==> flow/design.v (excerpt) <==
module test_wrapper #(
	parameter SYS_VERSION = 41,
	parameter WIDTH = 16,
	parameter NUM_SUB_MON = 3
)(
	input clk,
	input reset,
	input       [5:0] slave_address,
	input             slave_read,
	input             slave_write,
	input      [31:0] slave_writedata,
	output reg [31:0] slave_readdata,
	output [WIDTH-1:0] dut_a,
	output [WIDTH-1:0] dut_b,
	input  [WIDTH-1:0] dut_out
);
	reg  [31:0] d_hpc_ctrl;
	wire [31:0] o_hpc_datctr;
	wire [31:0] o_hpc_errctr;
	wire [31:0] o_hpc_sysver;
	wire [31:0] o_hpc_dutdelay;
	reg  [31:0] i_hpc_fselect;
	reg  [31:0] i_hpc_fmanual_a;
	reg  [31:0] i_hpc_fmanual_b;
	reg  [31:0] i_hpc_fbitset_a;
	reg  [31:0] i_hpc_fbitset_b;
	reg  [31:0] i_hpc_fbitclr_a;
	reg  [31:0] i_hpc_fbitclr_b;
	reg  [31:0] o_hpc_maxacc;
	reg  [31:0] o_hpc_minacc;
	localparam D_CTRL_ADDR     = 6'h00;
	localparam O_SYSVER_ADDR   = 6'h04;
	localparam I_FSELECT_ADDR    = 6'h10;
	localparam I_FMANUAL_A_ADDR  = 6'h14;
	localparam I_FMANUAL_B_ADDR  = 6'h18;
	localparam I_FBITSET_A_ADDR  = 6'h1C;
	localparam I_FBITSET_B_ADDR  = 6'h20;
	localparam I_FBITCLR_A_ADDR  = 6'h24;
	localparam I_FBITCLR_B_ADDR  = 6'h28;
	localparam O_DUTDELAY_ADDR   = 6'h2C;
	localparam O_DATCTR_ADDR   = 6'h30;
	localparam O_ERRCTR_ADDR   = 6'h34;
	localparam O_MAXACC_ADDR   = 6'h38;
	localparam O_MINACC_ADDR   = 6'h3C;
	wire writing = ~slave_read && slave_write;
	wire reading = slave_read && ~slave_write;
	always @(posedge clk) begin
		case (slave_address)
			D_CTRL_ADDR:
				if (writing)
					d_hpc_ctrl <= slave_writedata;
				else if (reading)
					slave_readdata <= d_hpc_ctrl;
			O_DATCTR_ADDR:
				if (reading)
					slave_readdata <= o_hpc_datctr;
			O_ERRCTR_ADDR:
				if (reading)
					slave_readdata <= o_hpc_errctr;
			O_SYSVER_ADDR:
				if (reading)
  ...
Size in the first run: ~2500 cells after synthesis, roughly 120 I/O pins, roughly 29000 µm² of cells after synthesis.
clock: 2.24 ns
lec_check: 0
cap_margin: 20
core_margin: 2
core_utilization: 68
setup_slack_margin: 0.64
slew_margin: 20
run.sh (not shown) runs the stock make flow with config.mk's settings and CLKGATE_MAP_FILE=.
The first run completed and failed the layout checks on negative setup slack.
Rerun with:
--- a/flow/config.mk
+++ b/flow/config.mk
@@ -7,6 +7,8 @@
 export LEC_CHECK = 0
+export ABC_AREA = 1
 export CAP_MARGIN = 20
 export CORE_MARGIN = 2
-export CORE_UTILIZATION = 68
-export SETUP_SLACK_MARGIN = 0.64
+export CORE_UTILIZATION = 40
+export HOLD_SLACK_MARGIN = -0.09
+export SETUP_SLACK_MARGIN = 0.59
 export SLEW_MARGIN = 20
==> flow/constraint.sdc (replaced) <==
create_clock -name core_clock -period 3.0 [get_ports {clk}]
set_input_delay 0.6000 -clock core_clock [delete_from_list [all_inputs] [get_ports {clk}]]
set_output_delay 0.6000 -clock core_clock [all_outputs]
set_load 0.01 [all_outputs]
=>
- The changed run finished clean
- clock skew goes up by 0.034 ns
- critical path depth goes down by 7
- die area went up by 80%
- clock-buffer cell count climbs by 24
- power decreases by 22%

---

Setup of run 1:
Starting RTL as in the previous note.
// test_wrapper
module test_wrapper #(
	parameter SYS_VERSION = 41,
	parameter WIDTH = 16,
	parameter NUM_SUB_MON = 3
)(
	input clk,
	input reset,
	input       [5:0] slave_address,
	input             slave_read,
	input             slave_write,
	input      [31:0] slave_writedata,
	output reg [31:0] slave_readdata,
	output [WIDTH-1:0] dut_a,
	output [WIDTH-1:0] dut_b,
	input  [WIDTH-1:0] dut_out
);
	reg  [31:0] d_hpc_ctrl;
	wire [31:0] o_hpc_datctr;
	wire [31:0] o_hpc_errctr;
	wire [31:0] o_hpc_sysver;
	wire [31:0] o_hpc_dutdelay;
	reg  [31:0] i_hpc_fselect;
	reg  [31:0] i_hpc_fmanual_a;
	reg  [31:0] i_hpc_fmanual_b;
	reg  [31:0] i_hpc_fbitset_a;
	reg  [31:0] i_hpc_fbitset_b;
	reg  [31:0] i_hpc_fbitclr_a;
	reg  [31:0] i_hpc_fbitclr_b;
	reg  [31:0] o_hpc_maxacc;
	reg  [31:0] o_hpc_minacc;
	localparam D_CTRL_ADDR     = 6'h00;
	localparam O_SYSVER_ADDR   = 6'h04;
	localparam I_FSELECT_ADDR    = 6'h10;
	localparam I_FMANUAL_A_ADDR  = 6'h14;
	localparam I_FMANUAL_B_ADDR  = 6'h18;
	localparam I_FBITSET_A_ADDR  = 6'h1C;
	localparam I_FBITSET_B_ADDR  = 6'h20;
	localparam I_FBITCLR_A_ADDR  = 6'h24;
	localparam I_FBITCLR_B_ADDR  = 6'h28;
	localparam O_DUTDELAY_ADDR   = 6'h2C;
	localparam O_DATCTR_ADDR   = 6'h30;
	localparam O_ERRCTR_ADDR   = 6'h34;
	localparam O_MAXACC_ADDR   = 6'h38;
	localparam O_MINACC_ADDR   = 6'h3C;
	wire writing = ~slave_read && slave_write;
	wire reading = slave_read && ~slave_write;
	always @(posedge clk) begin
		case (slave_address)
			D_CTRL_ADDR:
				if (writing)
					d_hpc_ctrl <= slave_writedata;
				else if (reading)
					slave_readdata <= d_hpc_ctrl;
			O_DATCTR_ADDR:
				if (reading)
					slave_readdata <= o_hpc_datctr;
			O_ERRCTR_ADDR:
				if (reading)
					slave_readdata <= o_hpc_errctr;
			O_SYSVER_ADDR:
				if (reading)
					slave_readdata <= o_hpc_sysver;
			O_DUTDELAY_ADDR:
				if (reading)
					slave_readdata <= o_hpc_dutdelay;
			O_MAXACC_ADDR:
				if (reading)
					slave_readdata <= o_hpc_maxacc;
			O_MINACC_ADDR:
				if (reading)
					slave_readdata <= o_hpc_minacc;
			I_FSELECT_ADDR:
				if (writing)
					i_hpc_fselect <= slave_writedata;
  ...
make LEC_CHECK=0 ABC_AREA=1 CAP_MARGIN=20 CORE_MARGIN=2 CORE_UTILIZATION=70 CTS_CLUSTER_DIAMETER=57 CTS_CLUSTER_SIZE=49 PLACE_DENSITY=0.73 SETUP_SLACK_MARGIN=0.46 SLEW_MARGIN=20 finish   # period 1.55 ns
No final results exist for run 1, since it was stopped by error GRT-0232 during global routing.
#### Input delta (run 2 over run 1)
Settings: SETUP_SLACK_MARGIN changed from 0.46 to 0.16; ABC_AREA removed (was 1); CTS_CLUSTER_DIAMETER removed (was 57); CTS_CLUSTER_SIZE removed (was 49); CORE_UTILIZATION changed from 70 to 40; PLACE_DENSITY removed (was 0.73); the clock period (ns, I/O delays scaled along) changed from 1.55 to 2.8.
==> results <==
- Run 2 has completed all stages; timing, DRC and antenna checks passed.
- Run 2 vs. run 1: final estimated routing congestion in global placement went down by 0.096.
- From run 1 to run 2, number of buffers added on ports did not move at all.
- Relative to run 1, the setup slack at placement of run 2 is higher by 0.79 ns.
- Compared with run 1, in run 2 die span in y went up by 27%; post-synthesis net count now sits lower; number of standard cells after synthesis now sits lower; count of instances resized after the clock tree is built -532.
diff inputs: run 2 => run 3
Settings: CORE_UTILIZATION: 40 -> 58; SETUP_SLACK_MARGIN: 0.16 -> 0.58; the clock period (ns, I/O delays scaled along): 2.8 -> 2.12.
--- outcome ---
- Run 2: no failed stages, no open violations at the end
- No crash in run 3: every stage finished, but the layout fails its final checks due to setup timing.
- | fraction of met3 tracks used by global routing | run 3 vs run 2 | 1.4 points higher |
- Compared run 3 vs run 2, and combinational share of power is up in run 3.
- [compare] base=run 2 new=run 3: routed wire length increased by about 9% relative to the old numbers; post-CTS setup-driven buffer insertion count picked up an extra 65; total number of nets in the final design now sits higher.
- The higher final design utilization came out of run 3.
- Per the comparison of run 3 with run 2, global-route wire length before repair has increased; total placed cells including tap cells has decreased; die area has decreased.
- Total power density per cell area went up by more than 10% going from run 2 to run 3.
- Run 3: critical path depth is 2 lower than what run 2 reported.
#### Input delta (run 4 over run 3)
Settings: an added CTS_CLUSTER_DIAMETER of 58; an added PLACE_DENSITY of 0.35; a change of CORE_UTILIZATION from 58 to 72; a deleted SETUP_SLACK_MARGIN that had been 0.58; an added CTS_CLUSTER_SIZE of 50; a change of the clock period (ns, I/O delays scaled along) from 2.12 to 2.86.
==> comparison <==
Run 4 | status: complete | timing, DRC, antenna: pass. Final area (run 4 vs. run 3) decreases by more than 10%. Compared to run 3, run 4 has count of endpoints failing setup in the final report 15 lower. Going from run 3 to run 4, number of core rows shows a reduction of 9.9%; sequential share of layout area rose 7.6 points; worst-case hold slack increased by 0.0092 ns relative to the old numbers. Where setup slack after layout is concerned, run 3 is outperformed by run 4. Looking at clock slew seen by the registers of the worst setup and hold paths, run 4 sits above run 3. Going from run 3 to run 4, number of buffers created by CTS shrank by about 50%, detailed-routing wirelength on met1 shows a reduction of 4400 um, global-route usage higher, met2 track demand over resource in global routing went up.
Input-level comparison between run 5 and run 4:
Settings: clearing CTS_CLUSTER_DIAMETER, which used to be 58; clearing CTS_CLUSTER_SIZE, which used to be 50; clearing PLACE_DENSITY, which used to be 0.35; swapping 72 for 40 in CORE_UTILIZATION; swapping 2.86 for 2.8 in the clock period (ns, I/O delays scaled along).
--- outcome ---
Delta (run 5 minus run 4): via count fell by 1.4%; flip-flop and latch share of the layout cell area has decreased; count of non-CTS buffers in the layout went up by 5; number of tap cells inserted up 425; total power rose about 20%.
From run 4 to run 5 the numbers moved as follows: mean area per synthesized cell has remained practically unchanged, final hold slack has decreased, met3 routing resource usage after global routing has decreased, length in cells of the worst reg-to-reg path has increased.
--- input diff run 5..run 6 ---
Settings: putting CTS_CLUSTER_SIZE at 31 where nothing was set; swapping 40 for 72 in CORE_UTILIZATION; putting HOLD_SLACK_MARGIN at -0.09 where nothing was set; swapping 2.8 for 2.21 in the clock period (ns, I/O delays scaled along).
Notes after the runs:
Run 6 completed end to end; final checks failed (setup timing).
In run 6 relative to run 5, leakage power had gone up by a few percent.
In the flow results for run 5 and run 6, the clock-buffer cell count is smaller on run 6.
Run 6: power 5.1 mW above run 5
For run 6, the top routing layer in use was met4, unlike run 5, where it was met5.
Run 6 vs run 5 on number of vias after detailed routing: run 6 is the higher one.
The setup slack of run 6 is smaller than that of run 5.
In the reports for run 5 and run 6, the smaller post-cts resize count belongs to run 5.
Row minimum clock period after layout: run 6 lower / run 5 higher
Compared with run 5, run 6 ends up with more cell area.
For compound-cell area share of the yosys netlist, run 6 and run 5 come out practically identical.
Comparing run 5 and run 6, the higher setup fix buffers added after clock tree synthesis is on run 6.
Compared with run 5, run 6 shows cell row count lower by 25.

---

Setup of build 59:
Starting RTL as in the previous note.
clock: 2.48 ns
lec_check: 0
cap_margin: 30
cell_pad_in_sites_global_placement: 0
core_aspect_ratio: 1.0
core_margin: 2
core_utilization: 72
cts_cluster_size: 22
gpl_timing_driven: 1
place_density: 0.7
setup_slack_margin: 0.62
slew_margin: 25
tns_end_percent: 5
Input-level comparison between build 11 and build 59:
# build 59
export LEC_CHECK = 0
export CAP_MARGIN = 30
export CELL_PAD_IN_SITES_GLOBAL_PLACEMENT = 0
export CORE_ASPECT_RATIO = 1.0
export CORE_MARGIN = 2
export CORE_UTILIZATION = 72
export CTS_CLUSTER_SIZE = 22
export GPL_TIMING_DRIVEN = 1
export PLACE_DENSITY = 0.7
export SETUP_SLACK_MARGIN = 0.62
export SLEW_MARGIN = 25
export TNS_END_PERCENT = 5
create_clock -name core_clock -period 2.48 [get_ports {clk}]
# build 11
export LEC_CHECK = 0
export CAP_MARGIN = 20
export CORE_MARGIN = 2
export CORE_UTILIZATION = 72
export CTS_CLUSTER_SIZE = 50
export HOLD_SLACK_MARGIN = -0.1
export PLACE_DENSITY = 0.76
export SLEW_MARGIN = 20
create_clock -name core_clock -period 3.12 [get_ports {clk}]
Notes after the runs:
Top routing layer in use: met5 -> build 11, met4 -> build 59. Maximum net fanout on the critical path for build 11 is higher than for build 59. Build 11 ended with less via total after detailed routing than build 59. Compared build 11 vs build 59, and post-detailed-placement half-perimeter wirelength is down in build 11. Compared to build 59, the routing of build 11 uses less wire.
Setup changes, build 11 to build 79
# build 11
export LEC_CHECK = 0
export CAP_MARGIN = 20
export CORE_MARGIN = 2
export CORE_UTILIZATION = 72
export CTS_CLUSTER_SIZE = 50
export HOLD_SLACK_MARGIN = -0.1
export PLACE_DENSITY = 0.76
export SLEW_MARGIN = 20
create_clock -name core_clock -period 3.12 [get_ports {clk}]
# build 79
export LEC_CHECK = 0
export CAP_MARGIN = 20
export CORE_MARGIN = 2
export CORE_UTILIZATION = 11
export SLEW_MARGIN = 20
create_clock -name core_clock -period 3.73 [get_ports {clk}]
## What came out
Build 79 | stages: all done | timing, DRC, antenna: all pass. Looking at cell count, build 79 sits above build 11. For the area added between synthesis and finish, build 79 came in 13 points higher than build 11 did. Build 11 → build 79: combinational cell area excluding buffers and inverters held; floorplan die width climbed 310 um. Delta(required time of the worst setup path, build 79 - build 11) > 0. Detailed-route wire length on metal 1 for build 79: 17% up relative to build 11. Status: quantity of gates resized following cts parity (build 79, build 11).

---

the previous run:
Starting RTL as in the previous note.
Settings: LEC_CHECK=0, CAP_MARGIN=30, CELL_PAD_IN_SITES_GLOBAL_PLACEMENT=0, CORE_ASPECT_RATIO=1.0, CORE_MARGIN=2, CORE_UTILIZATION=72, CTS_CLUSTER_DIAMETER=27, CTS_CLUSTER_SIZE=22, GPL_TIMING_DRIVEN=1, PLACE_DENSITY=0.7, SETUP_SLACK_MARGIN=0.62, SLEW_MARGIN=25, TNS_END_PERCENT=100; clock period 2.48 ns.
The previous run did not finish: a tool error stopped it during global routing.
Setup changes, the previous run to the current run
- CAP_MARGIN changed from 30 to 20
- PLACE_DENSITY removed (was 0.7)
- CORE_UTILIZATION changed from 72 to 66
- TNS_END_PERCENT changed from 100 to 5
- PLACE_DENSITY_LB_ADDON newly set to 0.11
- CORE_ASPECT_RATIO changed from 1.0 to 1.58
- CTS_CLUSTER_DIAMETER removed (was 27)
- CORE_MARGIN changed from 2 to 3
- the clock period (ns, I/O delays scaled along) changed from 2.48 to 2.93
Findings:
FAIL: the previous run; every other run in the current run and the previous run is clean. The previous run | ERROR | global routing. Higher starting density of the core was reported by the previous run, not the current run. Row count grows by more than a quarter when moving from the previous run to the current run. The previous run -> the current run: count of hold-fix buffers inserted at cts delta 0, exact match. [compare] base=the previous run new=the current run: sequential share of the synthesized area barely changed, worst slack at placement went up. Floorplan core area ended up 7.9% higher on the current run than on the previous run. Aoi/oai-family share of the synthesized area: the current run vs the previous run identical. Floorplan check, the current run vs the previous run: die outline larger in the current run. [compare] base=the previous run new=the current run: HPWL after detailed placement neither gained nor lost much, number of H-tree levels went down 1, height of the die up 64 µm.

---

Setup of job 5938:
Starting RTL as in the previous note.
==> flow/design.v (excerpt) <==
module test_wrapper #(
	parameter SYS_VERSION = 41,
	parameter WIDTH = 16,
	parameter NUM_SUB_MON = 3
)(
	input clk,
	input reset,
	input       [5:0] slave_address,
	input             slave_read,
	input             slave_write,
	input      [31:0] slave_writedata,
	output reg [31:0] slave_readdata,
	output [WIDTH-1:0] dut_a,
	output [WIDTH-1:0] dut_b,
	input  [WIDTH-1:0] dut_out
);
make LEC_CHECK=0 CAP_MARGIN=20 CORE_MARGIN=2 CORE_UTILIZATION=72 CTS_CLUSTER_SIZE=31 HOLD_SLACK_MARGIN=-0.09 PLACE_DENSITY=0.64 SETUP_SLACK_MARGIN=-0.16 SLEW_MARGIN=20 finish   # period 1.55 ns
Stage in which a tool error killed job 5938: global routing.
The inputs of job 4295 differ from those of job 5938 as listed below.
diff --git a/flow/config.mk b/flow/config.mk
--- a/flow/config.mk
+++ b/flow/config.mk
@@ -8,8 +8,4 @@
 export CAP_MARGIN = 20
 export CORE_MARGIN = 2
-export CORE_UTILIZATION = 72
-export CTS_CLUSTER_SIZE = 31
-export HOLD_SLACK_MARGIN = -0.09
-export PLACE_DENSITY = 0.64
-export SETUP_SLACK_MARGIN = -0.16
+export CORE_UTILIZATION = 68
 export SLEW_MARGIN = 20
==> flow/constraint.sdc <==
create_clock -name core_clock -period 2.94 [get_ports {clk}]
set_input_delay 0.5880 -clock core_clock [delete_from_list [all_inputs] [get_ports {clk}]]
set_output_delay 0.5880 -clock core_clock [all_outputs]
set_load 0.01 [all_outputs]
- Job 4295 and job 5938 ended up with nearly the same buffer levels on the longest clock path.
- For the buffer count from post-CTS setup fixing, job 4295 came in 51 lower than job 5938 did.
- Die: job 4295 bigger than job 5938
- Re die span in y: job 5938 was lower than job 4295.
- Routability-driven placement congestion ratio delta for job 4295 relative to job 5938: 1.7% lower
- The final HPWL from detailed placement reported for job 4295 is smaller than that of job 5938 by 18%.
- Job 4295 ran to completion and came out clean on the timing, DRC and antenna checks.
- In job 4295, the total cell area at the placement stage came out about 9% below the value in job 5938.
Setup changes, job 4295 to job 3682
diff --git a/flow/config.mk b/flow/config.mk
--- a/flow/config.mk
+++ b/flow/config.mk
@@ -8,4 +8,6 @@
 export CAP_MARGIN = 20
 export CORE_MARGIN = 2
-export CORE_UTILIZATION = 68
+export CORE_UTILIZATION = 72
+export CTS_CLUSTER_SIZE = 50
+export PLACE_DENSITY = 0.76
 export SLEW_MARGIN = 20
- Post-route worst hold slack: lower on job 3682
- For post-CTS setup-driven buffer insertion count, job 4295 and job 3682 come out practically identical.
- Number of resized instances in the post-cts repair step: job 4295 vs job 3682 identical
- Job 3682 -> job 4295: flip-flop and latch area delta 0, exact match
- Between job 4295 and job 3682, the flow reports internal cell power increasing slightly.
Edits applied to the flow inputs when going from job 3682 to job 8379:
diff --git a/flow/config.mk b/flow/config.mk
--- a/flow/config.mk
+++ b/flow/config.mk
@@ -8,6 +8,4 @@
 export CAP_MARGIN = 20
 export CORE_MARGIN = 2
-export CORE_UTILIZATION = 72
-export CTS_CLUSTER_SIZE = 50
-export PLACE_DENSITY = 0.76
+export CORE_UTILIZATION = 33
 export SLEW_MARGIN = 20
==> flow/constraint.sdc <==
create_clock -name core_clock -period 2.8 [get_ports {clk}]
set_input_delay 0.5600 -clock core_clock [delete_from_list [all_inputs] [get_ports {clk}]]
set_output_delay 0.5600 -clock core_clock [all_outputs]
set_load 0.01 [all_outputs]
==> comparison <==
- Job 8379: all stages complete, timing, DRC and antenna checks passed
- Job 8379: sequential cell area share is 1.8 points lower than what job 3682 reported.
- Delta (job 8379 minus job 3682): global-route wire length before repair -3.5 mm, standby leakage power rose by 1.1%, maximum cell stage delay along the critical path went down by 60 ps, share of the cycle needed by the critical path after routing decreased by 1.9 points relative to the old numbers.
Input-level comparison between job 1685 and job 8379:
diff --git a/flow/config.mk b/flow/config.mk
--- a/flow/config.mk
+++ b/flow/config.mk
@@ -8,4 +8,6 @@
 export CAP_MARGIN = 20
 export CORE_MARGIN = 2
-export CORE_UTILIZATION = 33
+export CORE_UTILIZATION = 71
+export CTS_CLUSTER_DIAMETER = 285
+export PLACE_DENSITY = 0.39
 export SLEW_MARGIN = 20
==> flow/constraint.sdc <==
create_clock -name core_clock -period 2.01 [get_ports {clk}]
set_input_delay 0.4020 -clock core_clock [delete_from_list [all_inputs] [get_ports {clk}]]
set_output_delay 0.4020 -clock core_clock [all_outputs]
set_load 0.01 [all_outputs]
Findings:
Of job 8379 and job 1685, the lower routed length on met1 belongs to job 1685.
Job 8379 → job 1685: share of the core filled with cells in the final layout moved up, buffers inserted during post-CTS setup optimization increased 10, layout-stage area growth over the synthesis result moved up, first-iteration DRC count saw an increase.
Job 1685 — combinational power share 0.3 points higher, job 8379 as reference
Job 8379: no failed stages, no open violations at the end
What the final checks of job 1685 revealed, after a flow that finished every stage, was a layout that fails on setup timing.
From job 8379 to job 1685 the numbers moved as follows: fraction of met3 tracks used by global routing climbed 3.4 points, wire length of the first global-routing pass climbed 16%.
Diff job 8379 -> job 1685: final critical-path required period down 280 ps, wire length went up 23%.
The inputs of job 8502 differ from those of job 1685 as listed below.
diff --git a/flow/config.mk b/flow/config.mk
--- a/flow/config.mk
+++ b/flow/config.mk
@@ -8,6 +8,4 @@
 export CAP_MARGIN = 20
 export CORE_MARGIN = 2
-export CORE_UTILIZATION = 71
-export CTS_CLUSTER_DIAMETER = 285
-export PLACE_DENSITY = 0.39
+export CORE_UTILIZATION = 64
 export SLEW_MARGIN = 20
==> flow/constraint.sdc <==
create_clock -name core_clock -period 2.12 [get_ports {clk}]
set_input_delay 0.4240 -clock core_clock [delete_from_list [all_inputs] [get_ports {clk}]]
set_output_delay 0.4240 -clock core_clock [all_outputs]
set_load 0.01 [all_outputs]
Between job 1685 and job 8502, combinational share of cell area is higher for job 1685, job 8502 comes in under that.
On total power: job 8502 sits below job 1685.
Status job 8502: flow complete, layout not clean - setup timing
Met2 layer usage reported by global route: lower on job 8502
Fraction of area in clock buffers and inverters across job 1685 and job 8502: no real change.
Against job 1685 as the reference, job 8502 delivers a lower switching power.
Route | job 8502 vs job 1685 | wire shorter in job 8502
The worst setup slack of job 8502 exceeds that of job 1685 by 110 ps.
Startpoint of the most critical setup path = u_testbench.u_monitor.a[1][3]: job 1685; startpoint of the most critical setup path = u_testbench.u_monitor.b[0][4]: job 8502
What job 8502 reported for non-clock buffer count has to be multiplied by 1.11 to get the figure for job 1685.
Power is estimated from default activity; no workload was simulated.
